$ cat design.v
`timescale 1ns / 1ps
module fulladder(input wire a,b,c, output wire sum,carry);
    assign sum = a ^ b ^ c;
    assign carry = (a & b) | (b & c) | (c & a);
endmodule
module compressor_7_to_3(
    input  wire w0,w1,w2,w3,w4,w5,w6,
    output wire sum, c0, c1
);
    wire s1,s2,s3,s4,d1,d2,d3,d4;
    fulladder fa1(.a(w0), .b(w1), .c(w2), .sum(s1), .carry(d1));
    fulladder fa2(.a(w3), .b(w4), .c(w5), .sum(s2), .carry(d2));
    fulladder fa3(.a(s1), .b(s2), .c(w6), .sum(s3), .carry(d3));
    fulladder fa4(.a(d1), .b(d2), .c(d3), .sum(s4), .carry(d4));
    assign sum = s3;
    assign c0  = s4;
    assign c1  = d4;
endmodule
module array_7_to_3_compressor(
    input  wire [31:0] p0,p1,p2,p3,p4,p5,p6,
    output wire [31:0] psum, pc0, pc1
);
    genvar j;
    generate
        for(j=0; j<32; j=j+1) begin
            compressor_7_to_3 C(
                p0[j], p1[j], p2[j], p3[j], p4[j], p5[j], p6[j],
                psum[j], pc0[j], pc1[j]
            );
        end
    endgenerate
endmodule
module array_3_to_2_compressor(
    input  wire [31:0] a,b,c,
    output wire [31:0] sum, carry
);
    assign sum   = a ^ b ^ c;
    assign carry = ((a & b) | (b & c) | (c & a)) << 1;
endmodule
module han_carlson_adder(
    input  wire [31:0] a,
    input  wire [31:0] b,
    output wire [31:0] sum,
    output wire carry_out
);
    wire [31:0] g, p;
    assign g = a & b;
    assign p = a ^ b;
    wire [31:0] g1, p1;
    assign g1[0] = g[0];
    assign p1[0] = p[0];
    genvar i;
    generate
        for(i=1;i<32;i=i+1) begin
            assign g1[i] = g[i] | (p[i] & g[i-1]);
            assign p1[i] = p[i] & p[i-1];
        end
    endgenerate
    wire [31:0] g2, p2;
    assign g2[0] = g1[0];
    assign p2[0] = p1[0];
    assign g2[1] = g1[1];
    assign p2[1] = p1[1];
    generate
        for(i=2;i<32;i=i+1) begin
            assign g2[i] = g1[i] | (p1[i] & g1[i-2]);
            assign p2[i] = p1[i] & p1[i-2];
        end
    endgenerate
    wire [31:0] g3, p3;
    assign g3[0] = g2[0];
    assign p3[0] = p2[0];
    assign g3[1] = g2[1];
    assign p3[1] = p2[1];
    assign g3[2] = g2[2];
    assign p3[2] = p2[2];
    assign g3[3] = g2[3];
    assign p3[3] = p2[3];
    generate
        for(i=4;i<32;i=i+1) begin
            assign g3[i] = g2[i] | (p2[i] & g2[i-4]);
            assign p3[i] = p2[i] & p2[i-4];
        end
    endgenerate
    wire [31:0] g4, p4;
    assign g4[0] = g3[0];
    assign p4[0] = p3[0];
    assign g4[1] = g3[1];
    assign p4[1] = p3[1];
    assign g4[2] = g3[2];
    assign p4[2] = p3[2];
    assign g4[3] = g3[3];
    assign p4[3] = p3[3];
    assign g4[4] = g3[4];
    assign p4[4] = p3[4];
    assign g4[5] = g3[5];
    assign p4[5] = p3[5];
    assign g4[6] = g3[6];
    assign p4[6] = p3[6];
    assign g4[7] = g3[7];
    assign p4[7] = p3[7];
    generate
        for(i=8;i<32;i=i+1) begin
            assign g4[i] = g3[i] | (p3[i] & g3[i-8]);
            assign p4[i] = p3[i] & p3[i-8];
        end
    endgenerate
    wire [31:0] g5, p5;
    assign g5[0]  = g4[0];  assign p5[0]  = p4[0];
    assign g5[1]  = g4[1];  assign p5[1]  = p4[1];
    assign g5[2]  = g4[2];  assign p5[2]  = p4[2];
    assign g5[3]  = g4[3];  assign p5[3]  = p4[3];
    assign g5[4]  = g4[4];  assign p5[4]  = p4[4];
    assign g5[5]  = g4[5];  assign p5[5]  = p4[5];
    assign g5[6]  = g4[6];  assign p5[6]  = p4[6];
    assign g5[7]  = g4[7];  assign p5[7]  = p4[7];
    assign g5[8]  = g4[8];  assign p5[8]  = p4[8];
    assign g5[9]  = g4[9];  assign p5[9]  = p4[9];
    assign g5[10] = g4[10]; assign p5[10] = p4[10];
    assign g5[11] = g4[11]; assign p5[11] = p4[11];
    assign g5[12] = g4[12]; assign p5[12] = p4[12];
    assign g5[13] = g4[13]; assign p5[13] = p4[13];
    assign g5[14] = g4[14]; assign p5[14] = p4[14];
    assign g5[15] = g4[15]; assign p5[15] = p4[15];
    generate
        for(i=16;i<32;i=i+1) begin
            assign g5[i] = g4[i] | (p4[i] & g4[i-16]);
            assign p5[i] = p4[i] & p4[i-16];
        end
    endgenerate
    wire [31:0] carry_in; 
    assign carry_in[0] = 1'b0;
    assign carry_in[1]  = g[0];
    assign carry_in[2]  = g1[1];
    assign carry_in[3]  = g2[2];
    assign carry_in[4]  = g3[3];
    generate
        for(i=5;i<32;i=i+1) begin
            assign carry_in[i] = g5[i-1];
        end
    endgenerate
    generate
        for(i=0;i<32;i=i+1) begin
            assign sum[i] = p[i] ^ carry_in[i];
        end
    endgenerate
    assign carry_out = g5[31];
endmodule
module piped_wallace_mult(
    input wire clock, reset,
    input wire [15:0] x,y,
    output reg [31:0] prod
);
    genvar i,j;
    wire [31:0] pp[0:15];
    generate
        for(i=0; i<16; i=i+1) begin : PP_GEN
            for(j=0; j<32; j=j+1) begin : COL
                assign pp[i][j] = (j>=i && j<i+16) ? (x[j-i] & y[i]) : 1'b0;
            end
        end
    endgenerate
    wire [31:0] s0,s1,c0_0,c1_0,c02_0,c12_0;
    array_7_to_3_compressor A0(pp[0],pp[1],pp[2],pp[3],pp[4],pp[5],pp[6], s0, c0_0, c02_0);
    array_7_to_3_compressor A1(pp[7],pp[8],pp[9],pp[10],pp[11],pp[12],pp[13], s1, c1_0, c12_0);
    wire [31:0] c0  = c0_0  << 1;
    wire [31:0] c1  = c1_0  << 1;
    wire [31:0] c02 = c02_0 << 2;
    wire [31:0] c12 = c12_0 << 2;
    reg [31:0] rs0,rs1,rc0,rc1,rc02,rc12, rpp14,rpp15;
    always @(posedge clock or posedge reset)
        if(reset) begin
            rs0<=0; rs1<=0; rc0<=0; rc1<=0; rc02<=0; rc12<=0;
            rpp14<=0; rpp15<=0;
        end else begin
            rs0<=s0; rs1<=s1; rc0<=c0; rc1<=c1; rc02<=c02; rc12<=c12;
            rpp14<=pp[14]; rpp15<=pp[15];
        end
    wire [31:0] sum1,carry_1,carry_2;
    array_7_to_3_compressor A2(
        rs0,rs1,rc0,rc1,rc02,rc12,rpp14,
        sum1, carry_1, carry_2
    );
    wire [31:0] carry1 = carry_1 << 1;
    wire [31:0] carry2 = carry_2 << 2;
    reg [31:0] rsum1,rcarry1,rcarry2,rlast;
    always @(posedge clock or posedge reset)
        if(reset) begin
            rsum1<=0; rcarry1<=0; rcarry2<=0; rlast<=0;
        end else begin
            rsum1<=sum1; rcarry1<=carry1; rcarry2<=carry2;
            rlast<=rpp15;
        end
    wire [31:0] psum_1, pcarry_1, final_sum_pre, final_carry_pre;
    array_3_to_2_compressor C0(rsum1, rcarry1, rcarry2, psum_1, pcarry_1);
    array_3_to_2_compressor C1(rlast, psum_1, pcarry_1, final_sum_pre, final_carry_pre);
    reg [31:0] rsum, rcarry;
    always @(posedge clock or posedge reset)
        if(reset) begin
            rsum<=0; rcarry<=0;
        end else begin
            rsum<=final_sum_pre;
            rcarry<=final_carry_pre;
        end
    wire [31:0] final_sum;
    wire cout;
    han_carlson_adder HC(rsum, rcarry, final_sum, cout);
    always @(posedge clock or posedge reset)
        if(reset)
            prod <= 0;
        else
            prod <= final_sum;
endmodule
$ cat run.sh
#!/bin/bash
# the make line also repeats each setting of config.mk as NAME=value (left out here)
make -C /OpenROAD-flow-scripts/flow DESIGN_CONFIG=/design/flow/config.mk WORK_HOME=/design/flow/orfs CLKGATE_MAP_FILE= finish
$ cat config.mk
export PLATFORM = sky130hd
export DESIGN_NAME = piped_wallace_mult
export DESIGN_NICKNAME = piped_wallace_mult
export VERILOG_FILES = /design/flow/design.v
export SDC_FILE = /design/flow/constraint.sdc
export NUM_CORES = 4
export LEC_CHECK = 0
export ABC_AREA = 1
export CAP_MARGIN = 20
export CORE_MARGIN = 2
export CORE_UTILIZATION = 69
export CTS_CLUSTER_SIZE = 46
export GPL_TIMING_DRIVEN = 1
export PLACE_DENSITY = 0.82
export SLEW_MARGIN = 20
export TNS_END_PERCENT = 85
$ cat constraint.sdc
create_clock -name core_clock -period 1.55 [get_ports {clock}]
set_input_delay 0.3100 -clock core_clock [delete_from_list [all_inputs] [get_ports {clock}]]
set_output_delay 0.3100 -clock core_clock [all_outputs]
set_load 0.01 [all_outputs]
==> flow_summary.rst, run 1 <==
Physical design figures
=======================

.. list-table::
   :header-rows: 1

   * - Metric
     - Value
   * - Cell at the root of the clock tree
     - sky130_fd_sc_hd__clkbuf_16
   * - Placed Area
     - 20600 um^2
   * - TritonCTS sink count
     - 337
   * - Area fraction in compound gates
     - 0.608%
   * - Result of the run
     - aborted with a tool error
   * - Largest area contributor in the netlist
     - sky130_fd_sc_hd__dfrtp_1
   * - Ys async rst share
     - 100%
   * - Last stage
     - global routing
   * - Number of warning messages in the yosys log
     - 1
   * - Simple-Gate Fraction of Synth Area
     - 11.0%
   * - Number of levels in the clock H-tree
     - 2
   * - Sequential share of the synthesized area
     - 46.5%
   * - Top cells by area in the synthesized netlist
     - sky130_fd_sc_hd__dfrtp_1 47%, sky130_fd_sc_hd__fa_1 22%, sky130_fd_sc_hd__inv_1 10%
   * - Flops & latches, synth
     - 337
   * - Synthesized area divided by synthesized cell count
     - 10.4 um^2
   * - Yosys synthesis chip area
     - 18100 um^2
   * - HPWL after detailed placement
     - 30100 um
   * - Clock buffer count from CTS
     - 34
   * - Yosys adder share
     - 29.6%
   * - Core area
     - 25900 um^2
   * - Proportion of synthesized area in mux cells
     - 0%
   * - Share of the synthesized netlist area taken by xor and xnor gates
     - 0.677%
   * - Number of input and output port buffers inserted
     - 65
   * - Predominant post-synthesis flop cell
     - sky130_fd_sc_hd__dfrtp_1
   * - Synth top cells by count
     - 491 x sky130_fd_sc_hd__inv_1, 426 x sky130_fd_sc_hd__nand2_1, 337 x sky130_fd_sc_hd__dfrtp_1
   * - Cell total in the yosys stat output
     - 1738
   * - Post-synth top area share
     - 46.5%
   * - Num ports
     - 66
   * - Most repeated cell in the gate-level netlist after synthesis
     - sky130_fd_sc_hd__inv_1
   * - Synthesized cell area
     - 18100 um^2
   * - Placed Cells incl. Taps
     - 2201
   * - Number of buffers on the longest clock path
     - 3
   * - Number of hold-repair buffers added at the cts stage
     - 0
   * - Die Area
     - 27600 um^2
   * - Cell count after synthesis
     - 1738
   * - Fraction of the core area occupied by cells at floorplan
     - 69.9%
   * - Final GP Congestion
     - 0.909
   * - Rows
     - 59
   * - DIE HEIGHT
     - 166 um
   * - DIE WIDTH
     - 166 um
   * - Number of flops mapped to enable cells by yosys
     - 0
   * - Synth logic family
     - adder cells
   * - Number of distinct library cells after synthesis
     - 21
   * - Post-Syn Nets
     - 2079
-- metrics by stage --
step / setup slack (ns) / utilization [%]
floorplan: -3.26 / -
global placement: -1.07 / 79.5
detailed placement: -1.14 / 79.5
CTS: -0.419 / 91.6
-- timing repair --
item	4_1_cts
pin swaps	191
setup endpoints to repair	195
gates resized	610
cloned	21
setup buffers	40
==> run 2, diff against run 1 <==
CAP_MARGIN = 25   (was 20)
CELL_PAD_IN_SITES_DETAIL_PLACEMENT = 0   (was not set)
CELL_PAD_IN_SITES_GLOBAL_PLACEMENT = 2   (was not set)
CORE_ASPECT_RATIO = 1.16   (was not set)
CORE_UTILIZATION = 20   (was 69)
CTS_CLUSTER_SIZE = 55   (was 46)
GPL_ROUTABILITY_DRIVEN = 0   (was not set)
GPL_TIMING_DRIVEN = 0   (was 1)
MAX_ROUTING_LAYER = met4   (was not set)
MIN_ROUTING_LAYER = met2   (was not set)
PLACE_DENSITY = not set   (was 0.82)
SLEW_MARGIN = 5   (was 20)
TNS_END_PERCENT = 30   (was 85)
clock period = 2.28 ns   (was 1.55 ns; I/O delays follow)
==> flow_summary.rst, run 2 <==
Run summary
-----------

.. list-table::
   :header-rows: 1

   * - Metric
     - Value
   * - Setup Viol. Count Final
     - 0
   * - Static Leak
     - 12.2 nW
   * - CP Buf/Inv Count
     - 5
   * - Clock buffer count from CTS
     - 35
   * - Area fraction in compound gates
     - 0.608%
   * - Switching power share of the total
     - 36.0%
   * - TritonCTS sink count
     - 337
   * - WP depth
     - 9
   * - Post-layout min period
     - 2.23 ns
   * - DIE WIDTH
     - 283 um
   * - Worst setup path class
     - input port to flip-flop
   * - Die Area
     - 93000 um^2
   * - Smallest setup slack after layout
     - 0.0504 ns
   * - Num ports
     - 66
   * - Arrival @ worst endpoint
     - 2.64 ns
   * - Initial DRC count
     - 1899
   * - Flops & latches, synth
     - 337
   * - Fill cell total of the finished layout
     - 9651
   * - Aggregate routed wire length
     - 46000 um
   * - Met1 layer wirelength in the final routing
     - 0 um
   * - Final hold violation count
     - 0
   * - Routed len/inst
     - 15.1 um
   * - Synth logic family
     - adder cells
   * - Worst IR Drop VDD
     - 0.497 mV
   * - CP Data Required Time
     - 2.69 ns
   * - Placed Area
     - 20100 um^2
   * - Maximum frequency from static timing analysis
     - 0.449 GHz
   * - Number of cell instances on the worst register-to-register path
     - 8
   * - Via count of the first global-routing pass
     - 18200
   * - Number of levels in the clock H-tree
     - 2
   * - Proportion of synthesized area in mux cells
     - 0%
   * - Reg-to-Reg Start
     - rcarry[5]
   * - Final worst path period share
     - 97.8%
   * - RSZ-0062 raised after global routing
     - yes
   * - Fraction of the core area occupied by cells at floorplan
     - 20.3%
   * - Share of the synthesized netlist area taken by xor and xnor gates
     - 0.677%
   * - Tightest Pin Transition
     - 0.663 ns
   * - Crit-path slowest cell
     - sky130_fd_sc_hd__fa_1
   * - Largest area contributor in the netlist
     - sky130_fd_sc_hd__dfrtp_1
   * - Total length of routed met3 wires
     - 18000 um
   * - Number of buffers on the longest clock path
     - 3
   * - HPWL after detailed placement
     - 35900 um
   * - Total global-route track usage
     - 16.2%
   * - Number of input and output port buffers inserted
     - 33
   * - Synth-to-Final Area Change
     - 18.5%
   * - Antenna violations before repair
     - 0
   * - Crit path largest cell delay
     - 0.47 ns
   * - Hold path startpoint
     - y[14]
   * - Internal power
     - 14.2 mW
   * - Cells traversed along the worst timing path
     - buf_1, buf_4, nand2_1, inv_1, fa_1, inv_1, fa_1, inv_1, fa_1
   * - Simple-Gate Fraction of Synth Area
     - 11.0%
   * - Final Max Slew Viols
     - 0
   * - Clk pwr
     - 5.85 mW
   * - Synthesized area divided by synthesized cell count
     - 10.4 um^2
   * - Crit. End Element
     - flip-flop
   * - Iteration tally of the first detailed-router pass
     - 5
   * - Clock share of power
     - 26.4%
   * - Nets@finish
     - 2158
   * - Total congestion overflow after global routing
     - 0
   * - Synth top cells by count
     - 491 x sky130_fd_sc_hd__inv_1, 426 x sky130_fd_sc_hd__nand2_1, 337 x sky130_fd_sc_hd__dfrtp_1
   * - Setup clock skew after layout
     - 0.0174 ns
   * - Post-Syn Nets
     - 2079
   * - Max FO, Critical Path
     - 10
   * - Worst hold slack across all endpoints
     - 0.274 ns
   * - Clk latency late pin
     - 0.54 ns
   * - Max-capacitance violation count
     - 0
   * - Post-synth top area share
     - 46.5%
   * - Core area
     - 89500 um^2
   * - Critical path launch point type
     - input port
   * - Number of flops mapped to enable cells by yosys
     - 0
   * - Amount of wire on met2 after detailed routing
     - 25100 um
   * - Sequential share of the synthesized area
     - 46.5%
   * - Top cells by area in the synthesized netlist
     - sky130_fd_sc_hd__dfrtp_1 47%, sky130_fd_sc_hd__fa_1 22%, sky130_fd_sc_hd__inv_1 10%
   * - Predominant post-synthesis flop cell
     - sky130_fd_sc_hd__dfrtp_1
   * - Number of distinct library cells after synthesis
     - 21
   * - Yosys adder share
     - 29.6%
   * - Psw
     - 7.99 mW
   * - Total vias in the final route
     - 14900
   * - Non-Filler Cell Area, Final
     - 21500 um^2
   * - Number of warning messages in the yosys log
     - 1
   * - Flop-to-flop setup slack
     - 0.19 ns
   * - Vias/cell
     - 4.89
   * - Highest signal layer in the routed design
     - met4
   * - Clock input transition at the sequential cells of the worst setup and hold paths
     - 0.07 ns
   * - Sequential group power
     - 8.28 mW
   * - DIE HEIGHT
     - 328 um
   * - Result of the run
     - complete, no violations
   * - Launch point of the critical path
     - y[9]
   * - Biggest power consumer among the groups
     - registers
   * - Cell total in the yosys stat output
     - 1738
   * - Slew HR
     - 55.8%
   * - Path type of the worst min-delay path
     - input port to flip-flop
   * - Worst Hold Endpoint
     - A2.genblk1[18].C.fa3.c
   * - Place WS
     - -1.10 ns
   * - Buffer count from post-CTS setup fixing
     - 0
   * - Cell at the root of the clock tree
     - sky130_fd_sc_hd__clkbuf_16
   * - Number of hold-repair buffers added at the cts stage
     - 0
   * - Number of instances on the worst hold path
     - 3
   * - Combinational power share
     - 36.3%
   * - Ys async rst share
     - 100%
   * - Share of total power in sequential cells
     - 37.4%
   * - Rows
     - 118
   * - Log Warnings
     - 36
   * - Most repeated cell in the gate-level netlist after synthesis
     - sky130_fd_sc_hd__inv_1
   * - PnR Total Power
     - 22.2 mW
   * - Worst Setup EP
     - A2.genblk1[17].C.fa2.a
   * - Count of antenna-violating nets left after detailed routing
     - 0
   * - Power in combinational cells
     - 8.04 mW
   * - Reg-to-reg endpoint
     - prod[27]
   * - Power density over the cells
     - 1030 nW/um^2
   * - Pin count of the biggest net entering global routing
     - 42
   * - Family with the most delay on the worst path
     - adder cells
   * - Clock tree from TritonCTS
     - done
   * - Synthesized cell area
     - 18100 um^2
   * - Yosys synthesis chip area
     - 18100 um^2
   * - Wire length of the first global-routing pass
     - 72100 um
   * - DRC errors left
     - 0
   * - Cell count after synthesis
     - 1738
run 2: layer usage:
layer | global-route usage, % | up-vias
met5 | - | -
met4 | 3.16 | 0
met3 | 20.5 | 295
met2 | 18.9 | 3732
met1 | - | 5869
li1 | - | 5021
run 2: cell type report:
cell class,instances,area (um^2),area share [%]
timing repair buffer,42,510,2.38
sequential,337,8430,39.3
inverter,493,1850,8.64
buffer,64,395,1.84
multi-input combinational,844,7600,35.4
clock inverter,17,184,0.857
tap,1200,1500,6.99
clock buffer,46,980,4.56
antenna,6,15.0,0.0699
run 2: repair_timing:
item                       in CTS  in global routing
gates resized                  55                 68
setup endpoints to repair      83                 37
hold endpoints to repair        0                  0
cloned                          0                  0
run 2: metrics by stage:
stage               utilization (%)  setup TNS (ns)  cells
floorplan                         -         -907.85   1738
global placement               22.3        -1794.21   2971
detailed placement             22.5          -95.67   2980
CTS                            23.9               0   3043
global route                   24.0         -0.0484   3043
finish                         24.0               0   3049
==> run 3, diff against run 2 <==
ABC_AREA = not set   (was 1)
CAP_MARGIN = 20   (was 25)
CELL_PAD_IN_SITES_DETAIL_PLACEMENT = not set   (was 0)
CELL_PAD_IN_SITES_GLOBAL_PLACEMENT = not set   (was 2)
CORE_ASPECT_RATIO = not set   (was 1.16)
CORE_UTILIZATION = 64   (was 20)
CTS_CLUSTER_SIZE = not set   (was 55)
GPL_ROUTABILITY_DRIVEN = not set   (was 0)
GPL_TIMING_DRIVEN = not set   (was 0)
MAX_ROUTING_LAYER = not set   (was met4)
MIN_ROUTING_LAYER = not set   (was met2)
SETUP_SLACK_MARGIN = 0.56   (was not set)
SLEW_MARGIN = 20   (was 5)
TNS_END_PERCENT = not set   (was 30)
clock period = 2.03 ns   (was 2.28 ns; I/O delays follow)
==> flow_summary.rst, run 3 <==
Run summary
-----------

.. list-table::
   :header-rows: 1

   * - Metric
     - Value
   * - Antenna violations before repair
     - 1
   * - Flops & latches, synth
     - 337
   * - Rows
     - 60
   * - Final GP Congestion
     - 0.835
   * - Yosys adder share
     - 30.8%
   * - Wire length of the first global-routing pass
     - 67900 um
   * - Crit. End Element
     - flip-flop
   * - Clock buffer count from CTS
     - 36
   * - Synthesized area divided by synthesized cell count
     - 13.2 um^2
   * - Number of levels in the clock H-tree
     - 2
   * - CP Data Required Time
     - 2.41 ns
   * - Initial DRC count
     - 692
   * - Clk pwr
     - 7.02 mW
   * - Proportion of synthesized area in mux cells
     - 0.122%
   * - HPWL after detailed placement
     - 25300 um
   * - Worst setup path class
     - flip-flop to flip-flop
   * - Ys async rst share
     - 100%
   * - Launch point of the critical path
     - rcarry[5]
   * - Routed len/inst
     - 22.4 um
   * - Aggregate routed wire length
     - 43700 um
   * - Biggest power consumer among the groups
     - combinational logic
   * - Total congestion overflow after global routing
     - 0
   * - Maximum frequency from static timing analysis
     - 0.443 GHz
   * - Iteration tally of the first detailed-router pass
     - 5
   * - Yosys synthesis chip area
     - 17400 um^2
   * - Max-capacitance violation count
     - 0
   * - Cell count after synthesis
     - 1324
   * - DRC errors left
     - 0
   * - Num ports
     - 66
   * - DIE WIDTH
     - 169 um
   * - Switching power share of the total
     - 34.7%
   * - Final worst path period share
     - 111%
   * - Power in combinational cells
     - 11.7 mW
   * - TritonCTS sink count
     - 337
   * - Crit path largest cell delay
     - 0.37 ns
   * - Setup Viol. Count Final
     - 12
   * - Reg-to-Reg Start
     - rcarry[5]
   * - DIE HEIGHT
     - 169 um
   * - Worst Setup EP
     - prod[29]
   * - Reg-to-reg endpoint
     - prod[29]
   * - Share of total power in sequential cells
     - 33.8%
   * - Cell total in the yosys stat output
     - 1324
   * - Synthesized cell area
     - 17400 um^2
   * - CP Buf/Inv Count
     - 0
   * - Vias/cell
     - 5.50
   * - Predominant post-synthesis flop cell
     - sky130_fd_sc_hd__dfrtp_1
   * - Psw
     - 9.77 mW
   * - Cells traversed along the worst timing path
     - ha_2, fa_2, a21o_1, a221oi_4, nor3_4, o211ai_2, nor4b_4, nor4_2
   * - Family with the most delay on the worst path
     - AND-OR/OR-AND gates
   * - Path type of the worst min-delay path
     - input port to async pin
   * - Internal power
     - 18.4 mW
   * - Tightest Pin Transition
     - 0.657 ns
   * - Antenna cells
     - 0
   * - Post-synth top area share
     - 48.4%
   * - Critical path launch point type
     - flip-flop
   * - Fraction of the core area occupied by cells at floorplan
     - 64.8%
   * - Clock tree from TritonCTS
     - done
   * - Arrival @ worst endpoint
     - 2.64 ns
   * - Number of input and output port buffers inserted
     - 65
   * - Core area
     - 26900 um^2
   * - Setup clock skew after layout
     - 0.0134 ns
   * - Static Leak
     - 11.3 nW
   * - Share of the synthesized netlist area taken by xor and xnor gates
     - 1.06%
   * - Die Area
     - 28600 um^2
   * - Clk latency late pin
     - 0.52 ns
   * - Count of antenna-violating nets left after detailed routing
     - 0
   * - Synth-to-Final Area Change
     - 33.4%
   * - Worst IR Drop VDD
     - 0.865 mV
   * - Smallest setup slack after layout
     - -0.225 ns
   * - Number of hold-repair buffers added at the cts stage
     - 0
   * - RSZ-0062 raised after global routing
     - yes
   * - Total vias in the final route
     - 10700
   * - Most repeated cell in the gate-level netlist after synthesis
     - sky130_fd_sc_hd__dfrtp_1
   * - Slew HR
     - 56.1%
   * - Post-Syn Nets
     - 1665
   * - Via count of the first global-routing pass
     - 12100
   * - Number of distinct library cells after synthesis
     - 56
   * - Post-layout min period
     - 2.25 ns
   * - Nets@finish
     - 1926
   * - Number of cell instances on the worst register-to-register path
     - 8
   * - Final hold violation count
     - 0
   * - Synth top cells by count
     - 337 x sky130_fd_sc_hd__dfrtp_1, 212 x sky130_fd_sc_hd__inv_1, 211 x sky130_fd_sc_hd__and2_1
   * - Total global-route track usage
     - 31.9%
   * - Clock share of power
     - 24.9%
   * - Top cells by area in the synthesized netlist
     - sky130_fd_sc_hd__dfrtp_1 48%, sky130_fd_sc_hd__fa_1 23%, sky130_fd_sc_hd__and2_1 7.6%
   * - Number of warning messages in the yosys log
     - 1
   * - Post-route setup TNS
     - -1.38 ns
   * - Number of flops mapped to enable cells by yosys
     - 0
   * - Final Max Slew Viols
     - 0
   * - Synth logic family
     - adder cells
   * - Power density over the cells
     - 1210 nW/um^2
   * - Pin count of the biggest net entering global routing
     - 56
   * - Flop-to-flop setup slack
     - -0.22 ns
   * - Area fraction in compound gates
     - 3.45%
   * - Largest area contributor in the netlist
     - sky130_fd_sc_hd__dfrtp_1
   * - Combinational power share
     - 41.4%
   * - Log Warnings
     - 39
   * - Result of the run
     - finished with violations
   * - Clock input transition at the sequential cells of the worst setup and hold paths
     - 0.06 ns
   * - Sequential group power
     - 9.52 mW
   * - WP depth
     - 8
   * - Simple-Gate Fraction of Synth Area
     - 10.7%
   * - Crit-path slowest cell
     - sky130_fd_sc_hd__dfrtp_1
   * - Reasons for failing layout checks
     - setup timing
   * - Cell at the root of the clock tree
     - sky130_fd_sc_hd__clkbuf_16
   * - Number of buffers on the longest clock path
     - 3
   * - Place WS
     - -0.864 ns
   * - Sequential share of the synthesized area
     - 48.4%
   * - Max FO, Critical Path
     - 3
-- run 3: area by class of cell --
cell class / count / area, um^2
clock buffer: 48 / 1040
clock inverter: 17 / 234
fill: 1162 / 3640
inverter: 212 / 800
multi-input combinational: 736 / 9400
sequential: 337 / 8440
tap: 341 / 427
timing repair buffer: 262 / 2910
-- run 3: metrics by stage --
step	instance area, um^2	std cells	total power, mW	hold WS (ns)	util, %
finish	23200	1953	28.2	0.310	86.5
global route	23200	1953	29.9	0.314	86.5
CTS	22900	1945	27.6	0.302	85.2
detailed placement	20200	1806	19.7	0.335	75.0
global placement	20200	1806	19.2	0.331	75.0
floorplan	18500	1324	16.1	0.331	-
-- run 3: layer usage --
layer  global-route usage, %  vias up  wire length [um]
li1                        -     4551                 -
met1                    44.0     5663             17900
met2                    52.3      399             21600
met3                    5.73      117              2610
met4                    10.8        2              1580
met5                       0        -                13
-- run 3: timing repair --
| item | 4_1_cts | 5_1_grt |
|---|---|---|
| pin swaps | 191 | 103 |
| gates resized | 525 | 95 |
| setup endpoints to repair | 232 | 168 |
| cloned | 19 | 0 |
| setup buffers | 55 | 8 |
==> run 4, diff against run 3 <==
CELL_PAD_IN_SITES_GLOBAL_PLACEMENT = 3   (was not set)
CORE_MARGIN = 10   (was 2)
CORE_UTILIZATION = 68   (was 64)
CTS_CLUSTER_DIAMETER = 298   (was not set)
CTS_CLUSTER_SIZE = 16   (was not set)
MAX_ROUTING_LAYER = met5   (was not set)
MIN_ROUTING_LAYER = met1   (was not set)
PLACE_DENSITY = 0.48   (was not set)
SETUP_SLACK_MARGIN = -0.04   (was 0.56)
TNS_END_PERCENT = 50   (was not set)
clock period = 3.89 ns   (was 2.03 ns; I/O delays follow)
==> flow_summary.rst, run 4 <==
Physical design figures
=======================

.. list-table::
   :header-rows: 1

   * - Metric
     - Value
   * - Result of the run
     - aborted with a tool error
   * - Last stage
     - global placement without I/O
   * - Error that stopped the run
     - [ERROR GPL-0301] Utilization 116.215 % exceeds 100%.
   * - Simple-Gate Fraction of Synth Area
     - 10.7%
   * - Most repeated cell in the gate-level netlist after synthesis
     - sky130_fd_sc_hd__dfrtp_1
   * - Cell total in the yosys stat output
     - 1324
   * - Fraction of the core area occupied by cells at floorplan
     - 69.2%
   * - Predominant post-synthesis flop cell
     - sky130_fd_sc_hd__dfrtp_1
   * - Rows
     - 58
   * - Proportion of synthesized area in mux cells
     - 0.122%
   * - Sequential share of the synthesized area
     - 48.4%
   * - Number of flops mapped to enable cells by yosys
     - 0
   * - Top cells by area in the synthesized netlist
     - sky130_fd_sc_hd__dfrtp_1 48%, sky130_fd_sc_hd__fa_1 23%, sky130_fd_sc_hd__and2_1 7.6%
   * - Yosys adder share
     - 30.8%
   * - Synthesized area divided by synthesized cell count
     - 13.2 um^2
   * - Share of the synthesized netlist area taken by xor and xnor gates
     - 1.06%
   * - Post-Syn Nets
     - 1665
   * - Yosys synthesis chip area
     - 17400 um^2
   * - Synth logic family
     - adder cells
   * - Core area
     - 25200 um^2
   * - Ys async rst share
     - 100%
   * - Number of distinct library cells after synthesis
     - 56
   * - Flops & latches, synth
     - 337
   * - Number of warning messages in the yosys log
     - 1
   * - Largest area contributor in the netlist
     - sky130_fd_sc_hd__dfrtp_1
   * - Area fraction in compound gates
     - 3.45%
   * - Post-synth top area share
     - 48.4%
   * - Synth top cells by count
     - 337 x sky130_fd_sc_hd__dfrtp_1, 212 x sky130_fd_sc_hd__inv_1, 211 x sky130_fd_sc_hd__and2_1
   * - DIE HEIGHT
     - 180 um
   * - Cell count after synthesis
     - 1324
   * - Die Area
     - 32400 um^2
   * - DIE WIDTH
     - 180 um
   * - Synthesized cell area
     - 17400 um^2
==> run 5, diff against run 4 <==
ABC_AREA = 1   (was not set)
CELL_PAD_IN_SITES_GLOBAL_PLACEMENT = not set   (was 3)
CORE_MARGIN = 2   (was 10)
CORE_UTILIZATION = 72   (was 68)
CTS_CLUSTER_DIAMETER = not set   (was 298)
CTS_CLUSTER_SIZE = 15   (was 16)
GPL_TIMING_DRIVEN = 1   (was not set)
MAX_ROUTING_LAYER = not set   (was met5)
MIN_ROUTING_LAYER = not set   (was met1)
PLACE_DENSITY = 0.82   (was 0.48)
SETUP_SLACK_MARGIN = not set   (was -0.04)
TNS_END_PERCENT = 85   (was 50)
clock period = 1.94 ns   (was 3.89 ns; I/O delays follow)
==> flow_summary.rst, run 5 <==
Run summary
-----------

.. list-table::
   :header-rows: 1

   * - Metric
     - Value
   * - Count of antenna-violating nets left after detailed routing
     - 0
   * - Fraction of the core area occupied by cells at floorplan
     - 72.6%
   * - Synth logic family
     - adder cells
   * - Top cells by area in the synthesized netlist
     - sky130_fd_sc_hd__dfrtp_1 47%, sky130_fd_sc_hd__fa_1 22%, sky130_fd_sc_hd__inv_1 10%
   * - Iteration tally of the first detailed-router pass
     - 10
   * - Number of flops mapped to enable cells by yosys
     - 0
   * - Power in combinational cells
     - 11.4 mW
   * - Crit path largest cell delay
     - 0.68 ns
   * - Place WS
     - -0.794 ns
   * - Worst setup path class
     - input port to flip-flop
   * - Die Area
     - 26500 um^2
   * - Number of buffers on the longest clock path
     - 3
   * - Cell count after synthesis
     - 1738
   * - Internal power
     - 17.6 mW
   * - Total global-route track usage
     - 44.1%
   * - Number of distinct library cells after synthesis
     - 21
   * - RSZ-0062 raised after global routing
     - yes
   * - Antenna violations before repair
     - 4
   * - Path type of the worst min-delay path
     - input port to async pin
   * - Total congestion overflow after global routing
     - 0
   * - Non-Filler Cell Area, Final
     - 21900 um^2
   * - Setup clock skew after layout
     - 0.0275 ns
   * - Num ports
     - 66
   * - Result of the run
     - finished with violations
   * - Post-synth top area share
     - 46.5%
   * - Share of the synthesized netlist area taken by xor and xnor gates
     - 0.677%
   * - Sequential share of the synthesized area
     - 46.5%
   * - Area fraction in compound gates
     - 0.608%
   * - Placed Area
     - 19900 um^2
   * - Setup Viol. Count Final
     - 24
   * - Via count of the first global-routing pass
     - 14900
   * - Clock tree from TritonCTS
     - done
   * - Log Warnings
     - 37
   * - Most repeated cell in the gate-level netlist after synthesis
     - sky130_fd_sc_hd__inv_1
   * - Number of input and output port buffers inserted
     - 65
   * - Core area
     - 25000 um^2
   * - Synthesized cell area
     - 18100 um^2
   * - CP Buf/Inv Count
     - 5
   * - Clk latency late pin
     - 0.55 ns
   * - Initial DRC count
     - 1984
   * - Arrival @ worst endpoint
     - 2.62 ns
   * - DIE HEIGHT
     - 163 um
   * - Combinational power share
     - 39.9%
   * - Cell at the root of the clock tree
     - sky130_fd_sc_hd__clkbuf_16
   * - Wire length of the first global-routing pass
     - 84900 um
   * - Synth-to-Final Area Change
     - 21.1%
   * - WP depth
     - 9
   * - CP Data Required Time
     - 2.35 ns
   * - Largest area contributor in the netlist
     - sky130_fd_sc_hd__dfrtp_1
   * - DIE WIDTH
     - 163 um
   * - Final GP Congestion
     - 0.889
   * - Pin count of the biggest net entering global routing
     - 84
   * - Number of levels in the clock H-tree
     - 2
   * - Cells traversed along the worst timing path
     - clkbuf_2, buf_6, nand2_1, inv_1, fa_1, inv_2, fa_2, inv_2, fa_1
   * - Predominant post-synthesis flop cell
     - sky130_fd_sc_hd__dfrtp_1
   * - Switching power share of the total
     - 38.5%
   * - Biggest power consumer among the groups
     - combinational logic
   * - Flop-to-flop setup slack
     - -0.11 ns
   * - Synth top cells by count
     - 491 x sky130_fd_sc_hd__inv_1, 426 x sky130_fd_sc_hd__nand2_1, 337 x sky130_fd_sc_hd__dfrtp_1
   * - Post-layout min period
     - 2.21 ns
   * - Number of hold-repair buffers added at the cts stage
     - 0
   * - Launch point of the critical path
     - x[2]
   * - Ys async rst share
     - 100%
   * - Clock share of power
     - 25.1%
   * - Clk pwr
     - 7.18 mW
   * - Critical path launch point type
     - input port
   * - Synthesized area divided by synthesized cell count
     - 10.4 um^2
   * - Power density over the cells
     - 1300 nW/um^2
   * - Reg-to-reg endpoint
     - C0.b[20]
   * - Sequential group power
     - 10.0 mW
   * - Worst Setup EP
     - A2.genblk1[15].C.fa2.a
   * - Max FO, Critical Path
     - 5
   * - Share of total power in sequential cells
     - 35.0%
   * - Worst IR Drop VDD
     - 0.901 mV
   * - Total vias in the final route
     - 13800
   * - Max-capacitance violation count
     - 0
   * - Nets@finish
     - 2241
   * - Simple-Gate Fraction of Synth Area
     - 11.0%
   * - Clock input transition at the sequential cells of the worst setup and hold paths
     - 0.07 ns
   * - Family with the most delay on the worst path
     - adder cells
   * - Number of warning messages in the yosys log
     - 1
   * - Yosys adder share
     - 29.6%
   * - Crit-path slowest cell
     - sky130_fd_sc_hd__fa_1
   * - Psw
     - 11.0 mW
   * - Cell total in the yosys stat output
     - 1738
   * - Post-Syn Nets
     - 2079
   * - DRC errors left
     - 0
   * - Tightest Pin Transition
     - 0.435 ns
   * - Slew HR
     - 71.0%
   * - Vias/cell
     - 6.10
   * - TritonCTS sink count
     - 337
   * - Reg-to-Reg Start
     - A2.genblk1[19].C.fa2.a
   * - Yosys synthesis chip area
     - 18100 um^2
   * - Crit. End Element
     - flip-flop
   * - Static Leak
     - 12.9 nW
   * - Routed len/inst
     - 26.5 um
   * - Proportion of synthesized area in mux cells
     - 0%
   * - Clock buffer count from CTS
     - 35
   * - HPWL after detailed placement
     - 29200 um
   * - Final Max Slew Viols
     - 0
   * - Final worst path period share
     - 114%
   * - Maximum frequency from static timing analysis
     - 0.452 GHz
   * - Reasons for failing layout checks
     - setup timing
   * - Rows
     - 58
   * - Number of cell instances on the worst register-to-register path
     - 5
   * - Aggregate routed wire length
     - 59900 um
   * - Smallest setup slack after layout
     - -0.271 ns
   * - Final hold violation count
     - 0
   * - Flops & latches, synth
     - 337
## run 5: routing by layer
layer / part of all wire, % / track usage [%]
met5: 0.12 / 0
met4: 11 / 28.9
met3: 13 / 13.0
met2: 45 / 71.3
met1: 31 / 52.1
## run 5: through the flow
| step | total power [mW] | util, % | setup TNS [ns] | instances | hold WS, ns |
|---|---|---|---|---|---|
| floorplan | 16.1 | - | -1005.36 | 1738 | 0.331 |
| global placement | 18.7 | 79.8 | -50.74 | 2147 | 0.331 |
| detailed placement | 19.5 | 79.8 | -55.44 | 2147 | 0.336 |
| CTS | 27.3 | 87.0 | -0.0977 | 2249 | 0.283 |
| global route | 30.0 | 87.8 | -1.71 | 2258 | 0.309 |
| finish | 28.6 | 87.9 | -1.32 | 2261 | 0.286 |
## run 5: repair_timing
item | in CTS | in global routing
setup endpoints to repair | 64 | 45
setup buffers | 23 | 2
resized | 128 | 108
gates cloned | 15 | 6
pin swaps | 43 | 52
## run 5: cell type report
class	count	area [um^2]
clock inverter	16	158
multi-input combinational	844	7840
clock buffer	48	1040
antenna	4	10.0
sequential	337	8430
timing repair buffer	189	2190
fill	968	3030
inverter	493	1850
tap	330	413
==> run 6, diff against run 5 <==
ABC_AREA = not set   (was 1)
CORE_UTILIZATION = 40   (was 72)
CTS_CLUSTER_SIZE = not set   (was 15)
GPL_TIMING_DRIVEN = not set   (was 1)
PLACE_DENSITY = not set   (was 0.82)
TNS_END_PERCENT = not set   (was 85)
clock period = 1.67 ns   (was 1.94 ns; I/O delays follow)
==> flow_summary.rst, run 6 <==
Run summary
-----------

.. list-table::
   :header-rows: 1

   * - Metric
     - Value
   * - Cell count after synthesis
     - 1324
   * - Top cells by area in the synthesized netlist
     - sky130_fd_sc_hd__dfrtp_1 48%, sky130_fd_sc_hd__fa_1 23%, sky130_fd_sc_hd__and2_1 7.6%
   * - Simple-Gate Fraction of Synth Area
     - 10.7%
   * - Log Warnings
     - 37
   * - Crit-path slowest cell
     - sky130_fd_sc_hd__dfrtp_1
   * - Final Max Slew Viols
     - 0
   * - Total vias in the final route
     - 10200
   * - Synth top cells by count
     - 337 x sky130_fd_sc_hd__dfrtp_1, 212 x sky130_fd_sc_hd__inv_1, 211 x sky130_fd_sc_hd__and2_1
   * - Reg-to-reg endpoint
     - prod[31]
   * - Nets@finish
     - 1958
   * - TritonCTS sink count
     - 337
   * - Clk latency late pin
     - 0.52 ns
   * - Antenna cells
     - 0
   * - Worst hold slack across all endpoints
     - 0.237 ns
   * - Path type of the worst min-delay path
     - input port to async pin
   * - Biggest power consumer among the groups
     - combinational logic
   * - Setup clock skew after layout
     - 0.0119 ns
   * - Fill cell total of the finished layout
     - 3491
   * - Number of warning messages in the yosys log
     - 1
   * - Most repeated cell in the gate-level netlist after synthesis
     - sky130_fd_sc_hd__dfrtp_1
   * - FF/Latch Area
     - 8430 um^2
   * - Number of cell instances on the worst register-to-register path
     - 8
   * - Family with the most delay on the worst path
     - AND-OR/OR-AND gates
   * - Number of input and output port buffers inserted
     - 65
   * - Max-capacitance violation count
     - 0
   * - Launch point of the critical path
     - rcarry[5]
   * - Worst setup path class
     - flip-flop to flip-flop
   * - Reg-to-Reg Start
     - rcarry[5]
   * - Synthesized area divided by synthesized cell count
     - 13.2 um^2
   * - Count of antenna-violating nets left after detailed routing
     - 0
   * - Clock buffer count from CTS
     - 36
   * - Cell at the root of the clock tree
     - sky130_fd_sc_hd__clkbuf_16
   * - Area fraction in compound gates
     - 3.45%
   * - Number of distinct library cells after synthesis
     - 56
   * - Antenna violations before repair
     - 1
   * - RSZ-0062 raised after global routing
     - yes
   * - Final worst path period share
     - 133%
   * - DIE WIDTH
     - 213 um
   * - Sequential group power
     - 11.5 mW
   * - Die Area
     - 45200 um^2
   * - Synth logic family
     - adder cells
   * - Clock share of power
     - 22.7%
   * - Clock input transition at the sequential cells of the worst setup and hold paths
     - 0.06 ns
   * - Post-route setup TNS
     - -12.28 ns
   * - Routed len/inst
     - 17.7 um
   * - Share of total power in sequential cells
     - 34.5%
   * - Combinational power share
     - 42.7%
   * - Slew HR
     - 72.5%
   * - Placed Area
     - 20700 um^2
   * - Iteration tally of the first detailed-router pass
     - 4
   * - Post-route core utilization
     - 54.3%
   * - Crit path largest cell delay
     - 0.37 ns
   * - Num ports
     - 66
   * - Post-layout min period
     - 2.22 ns
   * - Power density over the cells
     - 1420 nW/um^2
   * - PnR Total Power
     - 33.2 mW
   * - Synthesized cell area
     - 17400 um^2
   * - Ys async rst share
     - 100%
   * - Cell total in the yosys stat output
     - 1324
   * - Sequential share of the synthesized area
     - 48.4%
   * - Cells traversed along the worst timing path
     - ha_2, fa_2, a21o_1, a221oi_4, nor3_4, o211ai_4, o211ai_1, a21o_1
   * - DRC errors left
     - 0
   * - Flops & latches, synth
     - 337
   * - Tally of non-filler cells in the final layout
     - 2225
   * - Largest area contributor in the netlist
     - sky130_fd_sc_hd__dfrtp_1
   * - CP Data Required Time
     - 2.07 ns
   * - Non-Filler Cell Area, Final
     - 23400 um^2
   * - Worst Setup EP
     - prod[31]
   * - Smallest setup slack after layout
     - -0.551 ns
   * - Number of levels in the clock H-tree
     - 2
   * - Place WS
     - -1.07 ns
   * - Max FO, Critical Path
     - 4
   * - Yosys synthesis chip area
     - 17400 um^2
   * - Aggregate routed wire length
     - 39500 um
   * - Post-Syn Nets
     - 1665
   * - CP Buf/Inv Count
     - 0
   * - Clk pwr
     - 7.54 mW
   * - Wire length of the first global-routing pass
     - 64300 um
   * - WP depth
     - 8
   * - Placed Cells incl. Taps
     - 2094
   * - Number of flops mapped to enable cells by yosys
     - 0
   * - Pin count of the biggest net entering global routing
     - 49
   * - Worst IR Drop VDD
     - 0.633 mV
   * - Initial DRC count
     - 496
   * - Proportion of synthesized area in mux cells
     - 0.122%
   * - Predominant post-synthesis flop cell
     - sky130_fd_sc_hd__dfrtp_1
   * - Vias/cell
     - 4.57
   * - Share of the synthesized netlist area taken by xor and xnor gates
     - 1.06%
   * - Setup Viol. Count Final
     - 67
   * - Clock tree from TritonCTS
     - done
   * - Internal power
     - 22.0 mW
   * - Critical path launch point type
     - flip-flop
   * - Maximum frequency from static timing analysis
     - 0.450 GHz
   * - Arrival @ worst endpoint
     - 2.62 ns
   * - Total congestion overflow after global routing
     - 0
   * - Via count of the first global-routing pass
     - 11500
   * - Final GP Congestion
     - 0.857
   * - Total global-route track usage
     - 18.8%
   * - Yosys adder share
     - 30.8%
   * - Switching power share of the total
     - 33.6%
   * - Number of buffers on the longest clock path
     - 3
   * - Number of hold-repair buffers added at the cts stage
     - 0
   * - Combinational gate area
     - 8930 um^2
   * - Post-synth top area share
     - 48.4%
   * - Synth-to-Final Area Change
     - 34.2%
   * - Power in combinational cells
     - 14.2 mW
   * - Static Leak
     - 11.5 nW
   * - Core area
     - 43100 um^2
   * - HPWL after detailed placement
     - 26400 um
   * - Rows
     - 76
   * - Flop-to-flop setup slack
     - -0.55 ns
   * - CP most frequent cell
     - sky130_fd_sc_hd__a21o_1
   * - Crit. End Element
     - flip-flop
   * - Result of the run
     - finished with violations
   * - Final hold violation count
     - 0
   * - Tightest Pin Transition
     - 0.409 ns
   * - Fraction of the core area occupied by cells at floorplan
     - 40.4%
   * - Psw
     - 11.1 mW
   * - Reasons for failing layout checks
     - setup timing
   * - DIE HEIGHT
     - 213 um
[run 6: cell type report]
type / instances / area share, %
Tap cell: 585 / 3.13
Clock buffer: 50 / 4.38
Sequential cell: 337 / 36.1
Timing Repair Buffer: 294 / 14.5
Clock inverter: 11 / 0.380
Inverter: 212 / 3.42
Multi-Input combinational cell: 736 / 38.2
[run 6: repair_timing]
| item | in CTS | in global routing |
|---|---|---|
| endpoints found under the hold margin | 0 | 0 |
| resized | 369 | 55 |
| gates cloned | 23 | 0 |
| endpoints found under the setup margin | 171 | 79 |
| pin swaps | 128 | 68 |
| setup buffers | 45 | 3 |
[run 6: routing by layer]
metal | routed length [um] | track usage [%] | up-vias
met3 | 1530 | 3.07 | 65
li1 | - | - | 4629
met2 | 19200 | 31.1 | 197
met1 | 17800 | 25.7 | 5274
met5 | 13 | 0 | -
met4 | 1000 | 5.74 | 2
==> run 7, diff against run 6 <==
CAP_MARGIN = 0   (was 20)
CORE_UTILIZATION = 70   (was 40)
CTS_CLUSTER_DIAMETER = 31   (was not set)
SETUP_SLACK_MARGIN = 0.29   (was not set)
clock period = 2.24 ns   (was 1.67 ns; I/O delays follow)
==> flow_summary.rst, run 7 <==
Run summary
-----------

.. list-table::
   :header-rows: 1

   * - Metric
     - Value
   * - Result of the run
     - finished with violations
   * - Reasons for failing layout checks
     - setup timing
   * - Arrival @ worst endpoint
     - 2.79 ns
   * - WP depth
     - 9
   * - Place WS
     - -0.615 ns
   * - Worst setup path class
     - flip-flop to flip-flop
   * - Number of flops mapped to enable cells by yosys
     - 0
   * - Psw
     - 10.1 mW
   * - Proportion of synthesized area in mux cells
     - 0.122%
   * - Simple-Gate Fraction of Synth Area
     - 10.7%
   * - HPWL after detailed placement
     - 25700 um
   * - Combinational power share
     - 36.9%
   * - Post-layout min period
     - 2.28 ns
   * - Worst Setup EP
     - prod[15]
   * - Number of buffers on the longest clock path
     - 3
   * - Rows
     - 57
   * - Critical path launch point type
     - flip-flop
   * - Number of distinct library cells after synthesis
     - 56
   * - Smallest setup slack after layout
     - -0.0450 ns
   * - Sequential share of the synthesized area
     - 48.4%
   * - Clk pwr
     - 9.03 mW
   * - DIE WIDTH
     - 162 um
   * - Most repeated cell in the gate-level netlist after synthesis
     - sky130_fd_sc_hd__dfrtp_1
   * - Yosys adder share
     - 30.8%
   * - Aggregate routed wire length
     - 52700 um
   * - Cell at the root of the clock tree
     - sky130_fd_sc_hd__clkbuf_16
   * - Clock buffer count from CTS
     - 57
   * - Crit. End Element
     - flip-flop
   * - Share of the synthesized netlist area taken by xor and xnor gates
     - 1.06%
   * - Total global-route track usage
     - 41.1%
   * - Routed len/inst
     - 27.5 um
   * - DIE HEIGHT
     - 162 um
   * - Final GP Congestion
     - 0.839
   * - Number of cell instances on the worst register-to-register path
     - 9
   * - Number of hold-repair buffers added at the cts stage
     - 0
   * - Area fraction in compound gates
     - 3.45%
   * - Post-synth top area share
     - 48.4%
   * - Family with the most delay on the worst path
     - AND-OR/OR-AND gates
   * - Nets@finish
     - 1886
   * - Share of total power in sequential cells
     - 30.9%
   * - Clock share of power
     - 32.2%
   * - DRC errors left
     - 0
   * - Flops & latches, synth
     - 337
   * - Num ports
     - 66
   * - Flop-to-flop setup slack
     - -0.04 ns
   * - Total vias in the final route
     - 11700
   * - Post-Syn Nets
     - 1665
   * - Top cells by area in the synthesized netlist
     - sky130_fd_sc_hd__dfrtp_1 48%, sky130_fd_sc_hd__fa_1 23%, sky130_fd_sc_hd__and2_1 7.6%
   * - Sequential group power
     - 8.68 mW
   * - Vias/cell
     - 6.08
   * - Initial DRC count
     - 1166
   * - Number of warning messages in the yosys log
     - 1
   * - Cells traversed along the worst timing path
     - ha_2, fa_2, a21o_1, a221oi_4, buf_4, o21ba_4, o211ai_1, a21oi_2, xnor2_1
   * - PnR Total Power
     - 28.1 mW
   * - Tightest Pin Transition
     - 0.815 ns
   * - Count of antenna-violating nets left after detailed routing
     - 0
   * - Slew HR
     - 45.5%
   * - Synthesized cell area
     - 17400 um^2
   * - Setup clock skew after layout
     - 0.0245 ns
   * - CP Buf/Inv Count
     - 1
   * - Placed Area
     - 19500 um^2
   * - Cell total in the yosys stat output
     - 1324
   * - Clock input transition at the sequential cells of the worst setup and hold paths
     - 0.06 ns
   * - Pin count of the biggest net entering global routing
     - 78
   * - Power density over the cells
     - 1260 nW/um^2
   * - Final hold violation count
     - 0
   * - Wire length of the first global-routing pass
     - 78600 um
   * - Synthesized area divided by synthesized cell count
     - 13.2 um^2
   * - Predominant post-synthesis flop cell
     - sky130_fd_sc_hd__dfrtp_1
   * - Iteration tally of the first detailed-router pass
     - 5
   * - Non-Filler Cell Area, Final
     - 22400 um^2
   * - Internal power
     - 18.0 mW
   * - TritonCTS sink count
     - 337
   * - Synth-to-Final Area Change
     - 28.3%
   * - Ys async rst share
     - 100%
   * - Crit path largest cell delay
     - 0.37 ns
   * - Maximum frequency from static timing analysis
     - 0.438 GHz
   * - Setup Viol. Count Final
     - 5
   * - Static Leak
     - 11.2 nW
   * - Synth top cells by count
     - 337 x sky130_fd_sc_hd__dfrtp_1, 212 x sky130_fd_sc_hd__inv_1, 211 x sky130_fd_sc_hd__and2_1
   * - Yosys synthesis chip area
     - 17400 um^2
   * - Cell count after synthesis
     - 1324
   * - CP Data Required Time
     - 2.74 ns
   * - Clk latency late pin
     - 0.58 ns
   * - Synth logic family
     - adder cells
   * - Final Max Slew Viols
     - 0
   * - Final worst path period share
     - 102%
   * - Fraction of the core area occupied by cells at floorplan
     - 71.4%
   * - Reg-to-Reg Start
     - rcarry[5]
   * - Via count of the first global-routing pass
     - 13200
   * - Biggest power consumer among the groups
     - combinational logic
   * - Clock tree from TritonCTS
     - done
   * - Number of input and output port buffers inserted
     - 65
   * - Switching power share of the total
     - 35.8%
   * - Number of levels in the clock H-tree
     - 2
   * - Fill cell total of the finished layout
     - 816
   * - Die Area
     - 26200 um^2
   * - Core area
     - 24400 um^2
   * - Log Warnings
     - 39
   * - Max-capacitance violation count
     - 0
   * - Crit-path slowest cell
     - sky130_fd_sc_hd__fa_2
   * - Power in combinational cells
     - 10.4 mW
   * - Total congestion overflow after global routing
     - 0
   * - RSZ-0062 raised after global routing
     - yes
   * - Launch point of the critical path
     - rcarry[5]
   * - Antenna violations before repair
     - 0
   * - Max FO, Critical Path
     - 2
   * - Reg-to-reg endpoint
     - prod[15]
   * - Worst IR Drop VDD
     - 0.878 mV
   * - Path type of the worst min-delay path
     - input port to async pin
   * - Largest area contributor in the netlist
     - sky130_fd_sc_hd__dfrtp_1
## run 7: cell type report
type	count	area, um^2	area share, %
multi-input cells	736	8600	38.5
flip-flops and latches	337	8430	37.7
repair buffers	201	2130	9.53
clock buffers	72	1570	7.03
inverters	212	800	3.58
clock inverters	34	409	1.83
well taps	324	405	1.81
diodes	1	2.50	0.0112
## run 7: metrics by stage
step	std cells	utilization (%)	TNS [ns]	hold slack (ns)
finish	1917	91.7	-0.129	0.278
global route	1916	91.7	-0.534	0.301
CTS	1911	91.2	-0.00717	0.278
detailed placement	1763	80.0	-33.91	0.336
global placement	1763	80.0	-30.12	0.332
floorplan	1324	-	-914.17	0.331
## run 7: per-layer routing
metal / vias up / part of all wire, % / track usage [%]
met1: 5942 / 35 / 51.1
met5: - / 0 / 0
met3: 306 / 9.1 / 8.96
met2: 903 / 49 / 68.0
met4: 0 / 6.9 / 23.3
li1: 4501 / - / -
## run 7: what timing repair did
action	4_1_cts	5_1_grt
endpoints found under the hold margin	0	0
buffers inserted	30	5
endpoints found under the setup margin	91	54
gates resized	185	82
cloned	12	0
pin swaps	51	58
==> run 8, diff against run 7 <==
ABC_AREA = 0   (was not set)
CAP_MARGIN = 20   (was 0)
CORE_UTILIZATION = 68   (was 70)
CTS_CLUSTER_DIAMETER = not set   (was 31)
CTS_CLUSTER_SIZE = 27   (was not set)
GPL_TIMING_DRIVEN = 1   (was not set)
HOLD_SLACK_MARGIN = 0.24   (was not set)
SETUP_SLACK_MARGIN = 0.3   (was 0.29)
TNS_END_PERCENT = 30   (was not set)
clock period = 1.14 ns   (was 2.24 ns; I/O delays follow)
==> flow_summary.rst, run 8 <==
Run summary
-----------

.. list-table::
   :header-rows: 1

   * - Metric
     - Value
   * - Via count of the first global-routing pass
     - 14000
   * - CP Data Required Time
     - 1.53 ns
   * - Wire length of the first global-routing pass
     - 82700 um
   * - Core area
     - 25200 um^2
   * - Largest area contributor in the netlist
     - sky130_fd_sc_hd__dfrtp_1
   * - DIE WIDTH
     - 164 um
   * - Setup clock skew after layout
     - 0.0204 ns
   * - Reasons for failing layout checks
     - setup timing
   * - Ys async rst share
     - 100%
   * - Clock share of power
     - 22.0%
   * - Fill cell total of the finished layout
     - 530
   * - Max FO, Critical Path
     - 3
   * - WP depth
     - 9
   * - Crit-path slowest cell
     - sky130_fd_sc_hd__dfrtp_1
   * - Place WS
     - -1.64 ns
   * - Smallest setup slack after layout
     - -1.26 ns
   * - Share of total power in sequential cells
     - 30.5%
   * - Reg-to-reg endpoint
     - prod[29]
   * - Worst Setup EP
     - prod[29]
   * - Worst setup path class
     - flip-flop to flip-flop
   * - Yosys adder share
     - 30.8%
   * - Synth logic family
     - adder cells
   * - Proportion of synthesized area in mux cells
     - 0.122%
   * - Tally of non-filler cells in the final layout
     - 2020
   * - Worst IR Drop VDD
     - 2.36 mV
   * - Sequential group power
     - 17.4 mW
   * - Internal power
     - 34.6 mW
   * - RSZ-0062 raised after global routing
     - yes
   * - Cell total in the yosys stat output
     - 1324
   * - Path type of the worst min-delay path
     - input port to async pin
   * - Num ports
     - 66
   * - Synthesized area divided by synthesized cell count
     - 13.2 um^2
   * - Clk latency late pin
     - 0.54 ns
   * - CP Buf/Inv Count
     - 1
   * - Initial DRC count
     - 1957
   * - Total vias in the final route
     - 13400
   * - Slew HR
     - 56.6%
   * - Post-synth top area share
     - 48.4%
   * - Number of buffers on the longest clock path
     - 3
   * - Total congestion overflow after global routing
     - 0
   * - Post-layout min period
     - 2.40 ns
   * - Cells traversed along the worst timing path
     - ha_4, fa_2, a21o_1, a221oi_2, buf_4, nor3_4, o211ai_2, nor4b_4, nor4_2
   * - Cell at the root of the clock tree
     - sky130_fd_sc_hd__clkbuf_16
   * - Setup Viol. Count Final
     - 275
   * - Static Leak
     - 11.6 nW
   * - Fraction of the core area occupied by cells at floorplan
     - 69.2%
   * - Synth-to-Final Area Change
     - 37.3%
   * - Clock buffer count from CTS
     - 36
   * - Predominant post-synthesis flop cell
     - sky130_fd_sc_hd__dfrtp_1
   * - Vias/cell
     - 6.63
   * - Number of cell instances on the worst register-to-register path
     - 9
   * - HPWL after detailed placement
     - 26700 um
   * - Yosys synthesis chip area
     - 17400 um^2
   * - Post-Syn Nets
     - 1665
   * - Family with the most delay on the worst path
     - AND-OR/OR-AND gates
   * - Iteration tally of the first detailed-router pass
     - 8
   * - Total global-route track usage
     - 42.7%
   * - Launch point of the critical path
     - rsum[5]
   * - Routed len/inst
     - 34.6 um
   * - Final Max Slew Viols
     - 0
   * - Synth top cells by count
     - 337 x sky130_fd_sc_hd__dfrtp_1, 212 x sky130_fd_sc_hd__inv_1, 211 x sky130_fd_sc_hd__and2_1
   * - Worst hold slack across all endpoints
     - 0.109 ns
   * - Critical path launch point type
     - flip-flop
   * - Crit. End Element
     - flip-flop
   * - Aggregate routed wire length
     - 70000 um
   * - TritonCTS sink count
     - 337
   * - Number of distinct library cells after synthesis
     - 56
   * - Reg-to-Reg Start
     - rsum[5]
   * - Sequential share of the synthesized area
     - 48.4%
   * - Flop-to-flop setup slack
     - -1.26 ns
   * - Result of the run
     - finished with violations
   * - Cell count after synthesis
     - 1324
   * - Arrival @ worst endpoint
     - 2.78 ns
   * - Placed Cells incl. Taps
     - 1861
   * - Simple-Gate Fraction of Synth Area
     - 10.7%
   * - Maximum frequency from static timing analysis
     - 0.417 GHz
   * - Rows
     - 58
   * - Tightest Pin Transition
     - 0.634 ns
   * - Most repeated cell in the gate-level netlist after synthesis
     - sky130_fd_sc_hd__dfrtp_1
   * - Area fraction in compound gates
     - 3.45%
   * - Psw
     - 22.3 mW
   * - Antenna violations before repair
     - 7
   * - DIE HEIGHT
     - 164 um
   * - Final GP Congestion
     - 0.852
   * - Die Area
     - 26900 um^2
   * - Nets@finish
     - 2001
   * - Log Warnings
     - 42
   * - Final hold violation count
     - 0
   * - Number of input and output port buffers inserted
     - 65
   * - Power density over the cells
     - 2380 nW/um^2
   * - Number of warning messages in the yosys log
     - 1
   * - Top cells by area in the synthesized netlist
     - sky130_fd_sc_hd__dfrtp_1 48%, sky130_fd_sc_hd__fa_1 23%, sky130_fd_sc_hd__and2_1 7.6%
   * - Final worst path period share
     - 210%
   * - Combinational power share
     - 47.5%
   * - Clk pwr
     - 12.5 mW
   * - Max-capacitance violation count
     - 0
   * - Switching power share of the total
     - 39.2%
   * - DRC errors left
     - 0
   * - Number of flops mapped to enable cells by yosys
     - 0
   * - Count of antenna-violating nets left after detailed routing
     - 0
   * - Crit path largest cell delay
     - 0.41 ns
   * - Clock tree from TritonCTS
     - done
   * - Flops & latches, synth
     - 337
   * - Number of levels in the clock H-tree
     - 2
   * - Biggest power consumer among the groups
     - combinational logic
   * - Synthesized cell area
     - 17400 um^2
   * - Pin count of the biggest net entering global routing
     - 34
   * - Clock input transition at the sequential cells of the worst setup and hold paths
     - 0.07 ns
   * - Share of the synthesized netlist area taken by xor and xnor gates
     - 1.06%
   * - Power in combinational cells
     - 27.0 mW
==> run 8: area by class of cell <==
type	count	area, um^2	share of cell area, %
inverter	212	802	3.35
sequential	337	8440	35.3
multi-input combinational	736	9490	39.7
timing repair buffer	337	3560	14.9
antenna	4	10.0	0.0419
clock inverter	18	175	0.732
clock buffer	46	1020	4.26
tap	330	413	1.73
==> run 8: per-stage QoR <==
| stage | cell area, um^2 | power, mW | util [%] | setup TNS, ns |
|---|---|---|---|---|
| after floorplan | 17400 | 27.3 | - | -1327.59 |
| after global placement | 20000 | 34.9 | 79.5 | -197.19 |
| after detailed placement | 20000 | 35.9 | 79.5 | -204.09 |
| after CTS | 23100 | 50.6 | 91.9 | -110.90 |
| after global routing | 23900 | 58.7 | 95.0 | -117.34 |
| final | 23900 | 56.9 | 95.0 | -114.17 |
==> run 8: timing repair <==
| action | 4_1_cts | 5_1_grt |
|---|---|---|
| pin swaps | 180 | 158 |
| gates resized | 575 | 273 |
| hold buffers | 2 | 1 |
| hold endpoints to repair | 29 | 23 |
| buffers inserted | 61 | 9 |
| setup endpoints to repair | 301 | 297 |
| gates cloned | 18 | 0 |
==> run 8: per-layer routing <==
metal	GRT usage (%)	vias to the layer above	part of all wire, %
li1	-	4706	-
met1	49.8	6609	31
met2	70.3	1440	45
met3	11.6	643	13
met4	27.0	4	11
met5	0	-	0.099
==> run 9, diff against run 8 <==
ABC_AREA = not set   (was 0)
CORE_UTILIZATION = 20   (was 68)
CTS_CLUSTER_SIZE = not set   (was 27)
GPL_TIMING_DRIVEN = not set   (was 1)
HOLD_SLACK_MARGIN = not set   (was 0.24)
SETUP_SLACK_MARGIN = not set   (was 0.3)
TNS_END_PERCENT = not set   (was 30)
clock period = 4.02 ns   (was 1.14 ns; I/O delays follow)
==> flow_summary.rst, run 9 <==
Run summary
-----------

.. list-table::
   :header-rows: 1

   * - Metric
     - Value
   * - Result of the run
     - complete, no violations
   * - Family with the most delay on the worst path
     - adder cells
   * - Slew HR
     - 40.2%
   * - Final GP Congestion
     - 0.817
   * - Combinational power share
     - 36.4%
   * - Number of hold-repair buffers added at the cts stage
     - 0
   * - Clock share of power
     - 24.5%
   * - Count of antenna-violating nets left after detailed routing
     - 0
   * - Post-layout min period
     - 3.15 ns
   * - Nets@finish
     - 1741
   * - Setup clock skew after layout
     - 0.0135 ns
   * - Yosys adder share
     - 30.8%
   * - Largest area contributor in the netlist
     - sky130_fd_sc_hd__dfrtp_1
   * - Post-CTS sizing
     - 0
   * - Max FO, Critical Path
     - 16
   * - Num ports
     - 66
   * - TritonCTS sink count
     - 337
   * - Number of distinct library cells after synthesis
     - 56
   * - DIE WIDTH
     - 299 um
   * - Hold path startpoint
     - rpp15[27]
   * - Proportion of synthesized area in mux cells
     - 0.122%
   * - Buffer count from post-CTS setup fixing
     - 0
   * - Pin count of the biggest net entering global routing
     - 107
   * - Number of instances on the worst hold path
     - 0
   * - Setup Viol. Count Final
     - 0
   * - Crit-path slowest cell
     - sky130_fd_sc_hd__clkdlybuf4s50_1
   * - Power in combinational cells
     - 4.37 mW
   * - HPWL after detailed placement
     - 26600 um
   * - Crit. End Element
     - flip-flop
   * - Tightest Pin Transition
     - 0.894 ns
   * - Fraction of the core area occupied by cells at floorplan
     - 20.1%
   * - Synth top cells by count
     - 337 x sky130_fd_sc_hd__dfrtp_1, 212 x sky130_fd_sc_hd__inv_1, 211 x sky130_fd_sc_hd__and2_1
   * - Arrival @ worst endpoint
     - 3.58 ns
   * - Post-synth top area share
     - 48.4%
   * - Clock tree from TritonCTS
     - done
   * - Routed len/inst
     - 13.3 um
   * - Crit path largest cell delay
     - 0.89 ns
   * - Biggest power consumer among the groups
     - registers
   * - Clock buffer count from CTS
     - 30
   * - Worst Setup EP
     - A2.genblk1[15].C.fa1.c
   * - Clk pwr
     - 2.95 mW
   * - Clock input transition at the sequential cells of the worst setup and hold paths
     - 0.07 ns
   * - Placed Area
     - 19500 um^2
   * - WP depth
     - 7
   * - Ys async rst share
     - 100%
   * - Number of flops mapped to enable cells by yosys
     - 0
   * - Log Warnings
     - 37
   * - Total congestion overflow after global routing
     - 0
   * - Worst hold slack across all endpoints
     - 0.348 ns
   * - Static Leak
     - 9.93 nW
   * - Simple-Gate Fraction of Synth Area
     - 10.7%
   * - Final worst path period share
     - 78.3%
   * - Internal power
     - 7.91 mW
   * - Wire length of the first global-routing pass
     - 57400 um
   * - Critical path launch point type
     - input port
   * - Number of input and output port buffers inserted
     - 65
   * - Area fraction in compound gates
     - 3.45%
   * - Vias/cell
     - 3.64
   * - Number of levels in the clock H-tree
     - 1
   * - CP Data Required Time
     - 4.45 ns
   * - RSZ-0062 raised after global routing
     - no
   * - Non-Filler Cell Area, Final
     - 20600 um^2
   * - Worst setup path class
     - input port to flip-flop
   * - Synthesized cell area
     - 17400 um^2
   * - Flop-to-flop setup slack
     - 1.39 ns
   * - Yosys synthesis chip area
     - 17400 um^2
   * - Worst IR Drop VDD
     - 0.393 mV
   * - Switching power share of the total
     - 34.2%
   * - Antenna violations before repair
     - 9
   * - Iteration tally of the first detailed-router pass
     - 4
   * - Synth logic family
     - adder cells
   * - DRC errors left
     - 0
   * - Die Area
     - 89500 um^2
   * - Top cells by area in the synthesized netlist
     - sky130_fd_sc_hd__dfrtp_1 48%, sky130_fd_sc_hd__fa_1 23%, sky130_fd_sc_hd__and2_1 7.6%
   * - Total vias in the final route
     - 9382
   * - Path type of the worst min-delay path
     - flip-flop to flip-flop
   * - Sequential share of the synthesized area
     - 48.4%
   * - Sequential group power
     - 4.70 mW
   * - Final hold violation count
     - 0
   * - Share of the synthesized netlist area taken by xor and xnor gates
     - 1.06%
   * - Synthesized area divided by synthesized cell count
     - 13.2 um^2
   * - DIE HEIGHT
     - 299 um
   * - Number of cell instances on the worst register-to-register path
     - 8
   * - Antenna cells
     - 0
   * - Launch point of the critical path
     - y[4]
   * - Reg-to-reg endpoint
     - prod[31]
   * - CP Buf/Inv Count
     - 3
   * - Number of warning messages in the yosys log
     - 1
   * - Cells traversed along the worst timing path
     - clkdlybuf4s50_1, and2_1, fa_1, inv_1, fa_1, inv_1, fa_1
   * - Maximum frequency from static timing analysis
     - 0.318 GHz
   * - Via count of the first global-routing pass
     - 10800
   * - Total global-route track usage
     - 7.98%
   * - Cell count after synthesis
     - 1324
   * - Reg-to-Reg Start
     - rcarry[5]
   * - Core area
     - 86600 um^2
   * - Rows
     - 108
   * - Final Max Slew Viols
     - 0
   * - Clk latency late pin
     - 0.57 ns
   * - Max-capacitance violation count
     - 0
   * - Worst Hold Endpoint
     - C1.a[27]
   * - Aggregate routed wire length
     - 34300 um
   * - Flops & latches, synth
     - 337
   * - Most repeated cell in the gate-level netlist after synthesis
     - sky130_fd_sc_hd__dfrtp_1
   * - Cell total in the yosys stat output
     - 1324
   * - Psw
     - 4.11 mW
   * - Cell at the root of the clock tree
     - sky130_fd_sc_hd__clkbuf_16
   * - Post-Syn Nets
     - 1665
   * - CP most frequent cell
     - sky130_fd_sc_hd__fa_1
   * - Power density over the cells
     - 584 nW/um^2
   * - Predominant post-synthesis flop cell
     - sky130_fd_sc_hd__dfrtp_1
   * - Number of buffers on the longest clock path
     - 3
   * - Synth-to-Final Area Change
     - 18.1%
   * - Initial DRC count
     - 349
   * - Share of total power in sequential cells
     - 39.1%
-- run 9: final cells by class --
type | count | area [um^2]
clock buffers | 36 | 825
clock inverters | 19 | 200
fillers | 8942 | 66000
inverters | 212 | 800
multi-input cells | 736 | 8040
flip-flops and latches | 337 | 8430
well taps | 1155 | 1450
repair buffers | 83 | 823
-- run 9: routing by layer --
| metal | GRT usage, % | part of all wire, % |
|---|---|---|
| met3 | 1.38 | 4.7 |
| met1 | 8.91 | 39 |
| met5 | 0 | 0.23 |
| met4 | 4.44 | 4.8 |
| met2 | 14.4 | 51 |
-- run 9: stage by stage --
step	utilization (%)	total power, mW	worst slack [ns]	setup TNS [ns]	std cells
after floorplan	-	7.75	-1.29	-434.25	1324
after global placement	22.6	9.18	0.374	0	2523
after detailed placement	22.6	9.29	0.333	0	2523
after CTS	23.7	12.3	0.935	0	2578
after global routing	23.7	13.1	0.841	0	2578
final	23.7	12.0	0.873	0	2578
Power is estimated from default activity; no workload was simulated.
